==> flow/design.v (excerpt) <==
module top_module(
    input  wire        clkr,
    input  wire        rst,
    input  wire        rxr,
    input  wire [4:0]  btnr,
    output wire        spr,
    output wire [7:0]  hr,
    output wire [7:0]  mr,
    output wire [4:0]  date,
    output wire [4:0]  month,
    output wire [7:0]  year,
    output wire [6:0]  seg,
    output wire [3:0]  an,
    output wire        dp
);
Settings: LEC_CHECK=0, ABC_AREA=1, CAP_MARGIN=20, CORE_MARGIN=2, CORE_UTILIZATION=71, CTS_CLUSTER_SIZE=73, PLACE_DENSITY=0.35, SLEW_MARGIN=20; clock period 5.22 ns.
run.sh (not shown) runs the stock make flow with config.mk's settings and CLKGATE_MAP_FILE=.
The first run completed and failed the layout checks on setup timing.
Edit:
- ABC_AREA: 1 -> default
- CORE_UTILIZATION: 71 -> 40
- CTS_CLUSTER_SIZE: 73 -> default
- PLACE_DENSITY: 0.35 -> default
- clock period: 5.22 -> 10.0 ns (I/O delays scaled with it)
With this change the flow ran to the end with no violations.
Sequential share of layout area came out higher by 2.4 points.
Clock power came out lower by well over a third.
Wire length came out lower by a quarter to a third.
Die size came out higher by well over a third.
Worst setup slack improves by 2.5 ns.
Core utilization came out lower by 46 points.
Via count came out lower by about a fifth.
Sequential cell count stays the same.
Cell area came out lower by a little under a tenth.
Edit:
- CORE_UTILIZATION: 40 -> 57
- CTS_CLUSTER_DIAMETER: default -> 49
- CTS_CLUSTER_SIZE: default -> 63
Result:
- The new run completed with no timing, DRC or antenna violations
- wire length goes down by 5.1%
- die area came out lower by 29%
- power falls by 1.4%
- fmax grows by 0.44%
- count of clock-buffer cells in the layout drops by 4
- global-route usage grows by 5.8 points
- clock power shrinks by about 3%
- final area decreases by 1.2%
- register-to-register slack is better by 0.10 ns
- utilization grows by 18 points
- synthesized cell count does not change
Edit:
- CAP_MARGIN: 20 -> 40
- CELL_PAD_IN_SITES_GLOBAL_PLACEMENT: default -> 3
- CORE_MARGIN: 2 -> 6
- CORE_UTILIZATION: 57 -> 40
- CTS_CLUSTER_DIAMETER: 49 -> default
- CTS_CLUSTER_SIZE: 63 -> default
- HOLD_SLACK_MARGIN: default -> 0.29
- SLEW_MARGIN: 20 -> 10
The changed run completed with no timing, DRC or antenna violations.
Final cell count increases by 7.0%.
Worst setup slack gets worse by 0.080 ns.
Wire length increases by about 12%.
Fmax decreases by 0.91%.
Edit:
- CTS_CLUSTER_DIAMETER: default -> 80
- CTS_CLUSTER_SIZE: default -> 14
- MAX_ROUTING_LAYER: default -> met4
Wire length climbs slightly.
Synthesized cell count does not change.
Total power hardly moves.
Via count is higher slightly.
Combinational power is about the same.
Sequential cell count is unchanged.
Non-clock buffer count is unchanged.
Hold slack stays flat.
Setup slack gets better by 0.014 ns.
Clock power hardly moves.
Cell area is unchanged.

== v16 ==
Starting RTL as in the previous note.
clock: 5.03 ns
lec_check: 0
abc_area: 1
cap_margin: 20
core_margin: 2
core_utilization: 68
cts_cluster_diameter: 390
cts_cluster_size: 100
slew_margin: 20
What the final checks of v16 revealed, after a flow that finished every stage, was a layout that fails on negative setup slack.
For v40, these inputs were changed with respect to v16:
Settings: swapping 68 for 72 in CORE_UTILIZATION; swapping 390 for 396 in CTS_CLUSTER_DIAMETER.
### Flow results
- No final results exist for v40, since it was stopped by error GRT-0232 during global routing (5_1_grt).
- Every stage of v16 finished as expected; the final checks, on the other hand, flagged negative setup slack, which means the layout fails.
- v16 -> v40: synthesis area per yosys delta 0, exact match
- Reported for v16 and v40, largest buffer count on any clock path turned out identical to the last digit.
- Width of the die, v40 vs v16: down by a few percent
- For core box area, dividing the value from v40 by the value from v16 gives 0.925.
- Count of placed standard cells including taps: v40 < v16
- Pre-CTS setup slack delta for v40 relative to v16: 0.022 ns lower
- Number of gates resized after CTS for v40: 14 up relative to v16
- Compared to v16, v40 was floorplanned on a smaller die.
> inputs changed (v40 -> v58)
Settings: CORE_UTILIZATION now 65, was 72; CTS_CLUSTER_SIZE no longer set, was 100; CTS_CLUSTER_DIAMETER no longer set, was 396; the clock period (ns, I/O delays scaled along) now 4.95, was 5.03.
Notes after the runs:
| v58 | all stages done | FAIL | negative setup slack |
Going from v40 to v58, sequential fraction of the synthesis area flat; core box area up 0.0017 mm2; count of distinct cell types in the synthesized netlist flat; HPWL reported at the end of detailed placement down about 3%.
Of v58 and v40, the run reporting the higher total number of placement rows was v58.
~same H-tree level count in v58 and v40
Looking at post-CTS setup-driven buffer insertion count, v58 sits 2 below v40.
From v58 to v40, cell area after technology mapping did not move at all.
The routability congestion estimate from global placement of v58 is lower than that of v40.
Compared to v40, v58 was floorplanned on a bigger die.

Starting RTL as in the previous note.
==> flow/config.mk <==
export PLATFORM = sky130hd
export DESIGN_NAME = top_module
export DESIGN_NICKNAME = top_module
export VERILOG_FILES = /design/flow/design.v
export SDC_FILE = /design/flow/constraint.sdc
export NUM_CORES = 4
export LEC_CHECK = 0
export CAP_MARGIN = 20
export CORE_MARGIN = 2
export CORE_UTILIZATION = 58
export CTS_CLUSTER_DIAMETER = 46
export CTS_CLUSTER_SIZE = 50
export MAX_ROUTING_LAYER = met4
export SLEW_MARGIN = 20
export TNS_END_PERCENT = 5
==> flow/constraint.sdc <==
create_clock -name core_clock -period 10.0 [get_ports {clkr}]
set_input_delay 2.0000 -clock core_clock [delete_from_list [all_inputs] [get_ports {clkr}]]
set_output_delay 2.0000 -clock core_clock [all_outputs]
set_load 0.01 [all_outputs]
The baseline passed the timing, design-rule and antenna checks.
Then changed:
Settings changed: ABC_AREA from default to 1, CTS_CLUSTER_DIAMETER 46 to 400, CTS_CLUSTER_SIZE 50 to 99, MAX_ROUTING_LAYER met4 to default, SETUP_SLACK_MARGIN from default to 2.71.
The new run finished with timing, DRC and antenna clean.
Setup slack improves by 1500 ps.
Sequential cell count stays the same.
Utilization increases by 2.9 points.
Hold slack gets worse by 12 ps.
Die area falls by 3.1%.
Combinational power is higher to 5.7 times its value.
Cell area climbs by about 0.44%.
Wire length shrinks by about 2%.
Then changed:
Settings changed: ABC_AREA 1 to default, CORE_MARGIN 2 to 8, CORE_UTILIZATION 58 to 40, CTS_CLUSTER_DIAMETER 400 to default, CTS_CLUSTER_SIZE 99 to 41, GPL_TIMING_DRIVEN from default to 0, MIN_ROUTING_LAYER from default to met2, PLACE_DENSITY_LB_ADDON from default to 0.29, SETUP_SLACK_MARGIN 2.71 to -0.82, TNS_END_PERCENT 5 to 65.
Effect: Sequential power falls slightly. Sequential share of layout area falls by 0.99 points. Register-to-register slack got worse by 380 ps. Worst setup slack got worse by 1600 ps. Via count rises by well over a third. Synthesized cell count falls by about a fifth. Worst hold slack hardly moves. Routed wire length rises by about a fifth.

top_module again, from the RTL that the note above started with.
==> flow/config.mk <==
export PLATFORM = sky130hd
export DESIGN_NAME = top_module
export DESIGN_NICKNAME = top_module
export VERILOG_FILES = /design/flow/design.v
export SDC_FILE = /design/flow/constraint.sdc
export NUM_CORES = 4
export LEC_CHECK = 0
export ABC_AREA = 1
export CAP_MARGIN = 20
export CORE_ASPECT_RATIO = 0.5
export CORE_MARGIN = 2
export CORE_UTILIZATION = 72
export CTS_CLUSTER_DIAMETER = 344
export CTS_CLUSTER_SIZE = 97
export HOLD_SLACK_MARGIN = 0.29
export PLACE_DENSITY = 0.39
export SETUP_SLACK_MARGIN = 2.17
export SLEW_MARGIN = 20
export TNS_END_PERCENT = 5
==> flow/constraint.sdc <==
create_clock -name core_clock -period 7.43 [get_ports {clkr}]
set_input_delay 1.4860 -clock core_clock [delete_from_list [all_inputs] [get_ports {clkr}]]
set_output_delay 1.4860 -clock core_clock [all_outputs]
set_load 0.01 [all_outputs]
The starting point finished with negative setup slack left.
Change:
- CORE_ASPECT_RATIO: 0.5 -> not set
- CTS_CLUSTER_DIAMETER: 344 -> not set
- CTS_CLUSTER_SIZE: 97 -> not set
- HOLD_SLACK_MARGIN: 0.29 -> not set
- PLACE_DENSITY: 0.39 -> 0.35
- SETUP_SLACK_MARGIN: 2.17 -> 1.45
- TNS_END_PERCENT: 5 -> not set
- clock period: 7.43 -> 4.92 ns (I/O delays scaled with it)
Result: With this change the flow stopped in 5_1_grt; area after synthesis does not change; die size came out lower by about 0.4%; synthesized cell count stays the same.

== lane 4 ==
Starting RTL as in the previous note.
make LEC_CHECK=0 ABC_AREA=1 CAP_MARGIN=20 CELL_PAD_IN_SITES_DETAIL_PLACEMENT=2 CELL_PAD_IN_SITES_GLOBAL_PLACEMENT=1 CORE_MARGIN=7 CORE_UTILIZATION=30 GPL_ROUTABILITY_DRIVEN=0 GPL_TIMING_DRIVEN=0 HOLD_SLACK_MARGIN=-0.09 MAX_ROUTING_LAYER=met5 MIN_ROUTING_LAYER=met1 PLACE_DENSITY=0.41 SETUP_SLACK_MARGIN=-0.21 SLEW_MARGIN=25 TNS_END_PERCENT=85 finish   # period 9.04 ns
Lane 4 finished every stage and its layout cleared the timing, design-rule and antenna checks.
For lane 1, these inputs were changed with respect to lane 4:
==> flow/config.mk <==
export PLATFORM = sky130hd
export DESIGN_NAME = top_module
export DESIGN_NICKNAME = top_module
export VERILOG_FILES = /design/flow/design.v
export SDC_FILE = /design/flow/constraint.sdc
export NUM_CORES = 4
export LEC_CHECK = 0
export CAP_MARGIN = 20
export CORE_MARGIN = 2
export CORE_UTILIZATION = 40
export SLEW_MARGIN = 20
==> flow/constraint.sdc <==
create_clock -name core_clock -period 8.79 [get_ports {clkr}]
set_input_delay 1.7580 -clock core_clock [delete_from_list [all_inputs] [get_ports {clkr}]]
set_output_delay 1.7580 -clock core_clock [all_outputs]
set_load 0.01 [all_outputs]
Lane 1 vs lane 4 — area figure in the yosys stat output rose 3.3%. [diff] worst voltage drop across the vdd grid, lane 1 relative to lane 4: improvement. Lane 1 ended with more synthesized area per cell than lane 4. Against lane 4, lane 1 comes in 1.7 points higher on all-layer global routing usage. Lane 1: number of nets in the layout is 270 lower than what lane 4 reported. Looking only at area fraction of clock buffers and clock inverters, and setting everything else aside, the lower value of lane 1 and lane 4 goes to lane 1. Higher sum of routed wire length over all layers goes to lane 4 over lane 1. Critical path data required time (higher): lane 4. Relative to lane 4, share of power burned in the clock network increased by 9.4 points in lane 1.

== P ==
top_module again, from the RTL that the note above started with.
## top_module
module top_module(
    input  wire        clkr,
    input  wire        rst,
    input  wire        rxr,
    input  wire [4:0]  btnr,
    output wire        spr,
    output wire [7:0]  hr,
    output wire [7:0]  mr,
    output wire [4:0]  date,
    output wire [4:0]  month,
    output wire [7:0]  year,
    output wire [6:0]  seg,
    output wire [3:0]  an,
    output wire        dp
);
    reg [4:0] btnr_prev;
    reg [4:0] btnr_sync;
    wire btn_time_edge;
    wire btn_date_edge;
    wire btn_stopwatch;
    wire btn_sw_reset;       
    wire btn_sw_startstop;   
    always @(posedge clkr) begin
        if (rst) begin
            btnr_sync <= 5'b0;
            btnr_prev <= 5'b0;
        end else begin
            btnr_sync <= btnr;
            btnr_prev <= btnr_sync;
        end
    end
    assign btn_time_edge = btnr_sync[0] && !btnr_prev[0];
    assign btn_date_edge = btnr_sync[1] && !btnr_prev[1];
    assign btn_stopwatch = btnr_sync[2];   
    assign btn_sw_reset = btnr_sync[3] && !btnr_prev[3];      
    assign btn_sw_startstop = btnr_sync[4] && !btnr_prev[4];  
    reg tx_start;
    reg [7:0] tx_data;
    wire tx_busy;
    wire tx_out;
    uart_tx #(
        .BAUD_RATE(9600),
        .CLOCK_FREQ(153_600)
    ) uart_tx_inst (
        .clk(clkr),
        .rst(rst),
        .tx_start(tx_start),
        .tx_data(tx_data),
  ...
export LEC_CHECK = 0
export ABC_AREA = 1
export CAP_MARGIN = 20
export CORE_ASPECT_RATIO = 0.5
export CORE_MARGIN = 2
export CORE_UTILIZATION = 72
export CTS_CLUSTER_DIAMETER = 344
export CTS_CLUSTER_SIZE = 97
export HOLD_SLACK_MARGIN = 0.29
export PLACE_DENSITY = 0.4
export SETUP_SLACK_MARGIN = 2.17
export SLEW_MARGIN = 20
export TNS_END_PERCENT = 5
create_clock -name core_clock -period 7.43 [get_ports {clkr}]
The layout from P, despite a flow that completed every stage, fails the layout checks, with the failing checks listed as setup timing.
## Diff of input files: Q against P
Settings: PLACE_DENSITY now 0.78, was 0.4; HOLD_SLACK_MARGIN no longer set, was 0.29; TNS_END_PERCENT no longer set, was 5; SETUP_SLACK_MARGIN no longer set, was 2.17; CTS_CLUSTER_DIAMETER no longer set, was 344; CTS_CLUSTER_SIZE no longer set, was 97; CORE_ASPECT_RATIO no longer set, was 0.5; the clock period (ns, I/O delays scaled along) now 5.7, was 7.43.
Results
Ran to the end and failed final checks on setup timing: Q.
Row relative area change from synthesis to final layout: Q higher / P lower
Q: part of the total power dissipated in combinational logic higher than P
Fill cell instance count of the final layout: Q lower than P
Compared with P, Q has less setup slack.
Q vs P: die footprint down in Q
In the metrics for Q and P, the one carrying the higher global-route usage is Q.
Taking P as the reference, in Q number of clock buffers in the layout decreased about 9%, routed wire length increased 4.2 mm.
> inputs changed (Q -> R)
Settings: PLACE_DENSITY now 0.35, was 0.78; the clock period (ns, I/O delays scaled along) now 5.86, was 5.7.
==> results <==
- The flow for Q finished, though final verification flagged setup timing.
- The final report for R shows a completed flow and a layout that fails verification, specifically setup timing.
- In the reports for R and Q, the larger DRC marker count from the first detailed-route iteration belongs to Q.
- R -> Q: average footprint of a synthesized cell delta 0, exact match
- Setup TNS ends up lower on Q.
- Cmp R vs Q: final-layout clock-cell area share higher in R
- Max wire length across R and Q: Q
- Diff Q -> R: tally of filler cells in the layout increased 23%; critical path depth increased about 10%; global-route usage decreased 4.8 points.
--- input diff R..S ---
Settings: putting CTS_CLUSTER_SIZE at 73 where nothing was set; swapping 5.86 for 5.72 in the clock period (ns, I/O delays scaled along).
Results
Although it ran to completion, S produced a layout that fails the final checks because of setup timing. When the final numbers for S and R were put side by side, the routed metal-1 wire length turned out to be smaller in R. Total detailed-routing wirelength delta for S relative to R: 3.1 mm higher. S vs. R: total negative setup slack saw a decrease, post-detailed-placement cell area saw an increase. Compared to R, S leaves less free space in the core. S vs. R: combinational share of power went up by 0.6 points. Per the comparison of S with R, met3 layer wire length in the routed design saw an increase; peak supply drop saw an increase; final standard cell count with taps included and fillers excluded saw an increase; hold slack saw a decrease.

## build 79
Starting RTL as in the previous note.
==> flow/design.v (excerpt) <==
module top_module(
    input  wire        clkr,
    input  wire        rst,
    input  wire        rxr,
    input  wire [4:0]  btnr,
    output wire        spr,
    output wire [7:0]  hr,
    output wire [7:0]  mr,
    output wire [4:0]  date,
    output wire [4:0]  month,
    output wire [7:0]  year,
    output wire [6:0]  seg,
    output wire [3:0]  an,
    output wire        dp
);
clock: 5.55 ns
lec_check: 0
cap_margin: 20
core_margin: 2
core_utilization: 47
cts_cluster_size: 50
slew_margin: 20
tns_end_percent: 5
Finished, but not clean: build 79, with setup timing.
The following lists how build 71 was set up differently from build 79:
- swapping 47 for 66 in CORE_UTILIZATION
- clearing TNS_END_PERCENT, which used to be 5
- clearing CTS_CLUSTER_SIZE, which used to be 50
- swapping 5.55 for 8.79 in the clock period (ns, I/O delays scaled along)
Results
Of build 79 and build 71, only build 79 fails to finish with a clean layout. Finished, but not clean: build 79, with setup timing. Going from build 79 to build 71, final worst-path setup slack increased by 0.99 ns relative to the old numbers, count of routing violations after the opening detailed-route iteration went down 5.8%, non-clock buffer count fell 142, final setup TNS now sits higher, post-place setup slack rose by 1.35 ns.
Inputs modified between build 71 and build 29:
- changing CORE_UTILIZATION from 66 to 59
- changing the clock period (ns, I/O delays scaled along) from 8.79 to 5.14
--- outcome ---
Ran to the end and failed final checks on setup timing: build 29. Flip-flop and latch share of the layout cell area, build 71 and build 29: larger value in build 71. [compare] base=build 71 new=build 29: multi-input gate share of total cell area went down by 4.4 points; overall chip area went up by 11%. Relative to build 71, build 29 degrades total routed wirelength. The run showing the smaller post-route fraction of the period consumed by the critical path is build 71. From build 71 to build 29 the numbers moved as follows: number of standard cells after synthesis stayed essentially flat, critical-path maximum fanout now sits lower, routed via count climbed 761.
For build 26, these inputs were changed with respect to build 29:
- CORE_UTILIZATION: 59 -> 51
- TNS_END_PERCENT: unset -> 5
- CTS_CLUSTER_SIZE: unset -> 50
- the clock period (ns, I/O delays scaled along): 5.14 -> 10.0
## What came out
Build 26: all stages complete, timing, DRC and antenna checks passed. When the final numbers for build 26 and build 29 were put side by side, the met2 routing resource usage after global routing turned out to be smaller in build 26. Across both runs, power was lower for build 26 than for build 29. Routed wire length (build 26 / build 29): 0.894. Looking at non-filler instance count after layout, build 26 sits below build 29. The HPWL after detailed placement in build 29 is 1.12 times that in build 26. Summary of build 26 over build 29: clock tree buffer count of the final layout -5; remaining max-slew budget at the tightest pin shows a reduction of 3.0 points; finished layout cell area decreased by about 12% relative to the old numbers; number of detailed-route iterations in the first pass -1. Build 26 vs build 29 — routed length on met1 dropped about 7%.
Inputs modified between build 26 and build 81:
- CTS_CLUSTER_SIZE changed from 50 to 48
- PLACE_DENSITY newly set to 0.42
- CORE_UTILIZATION changed from 51 to 40
- SETUP_SLACK_MARGIN newly set to 0.88
- CORE_MARGIN changed from 2 to 7
- TNS_END_PERCENT changed from 5 to 65
Notes after the runs:
- ~same number of hold buffers added after cts in build 81 and build 26
- The highest cell delay on the worst timing path reported for build 81 is smaller than that of build 26 by 0.08 ns.
- Of build 81 and build 26, build 26 shows the lower final instance count without filler cells, with build 81 above it.
- Comparing build 81 against build 26, there is no change at all in instance count of the mapped netlist.
- Diff build 26 -> build 81 | maximum achievable frequency | increase of 3.1%
Power figures rest on the tool's default switching activity, not on a simulated workload.
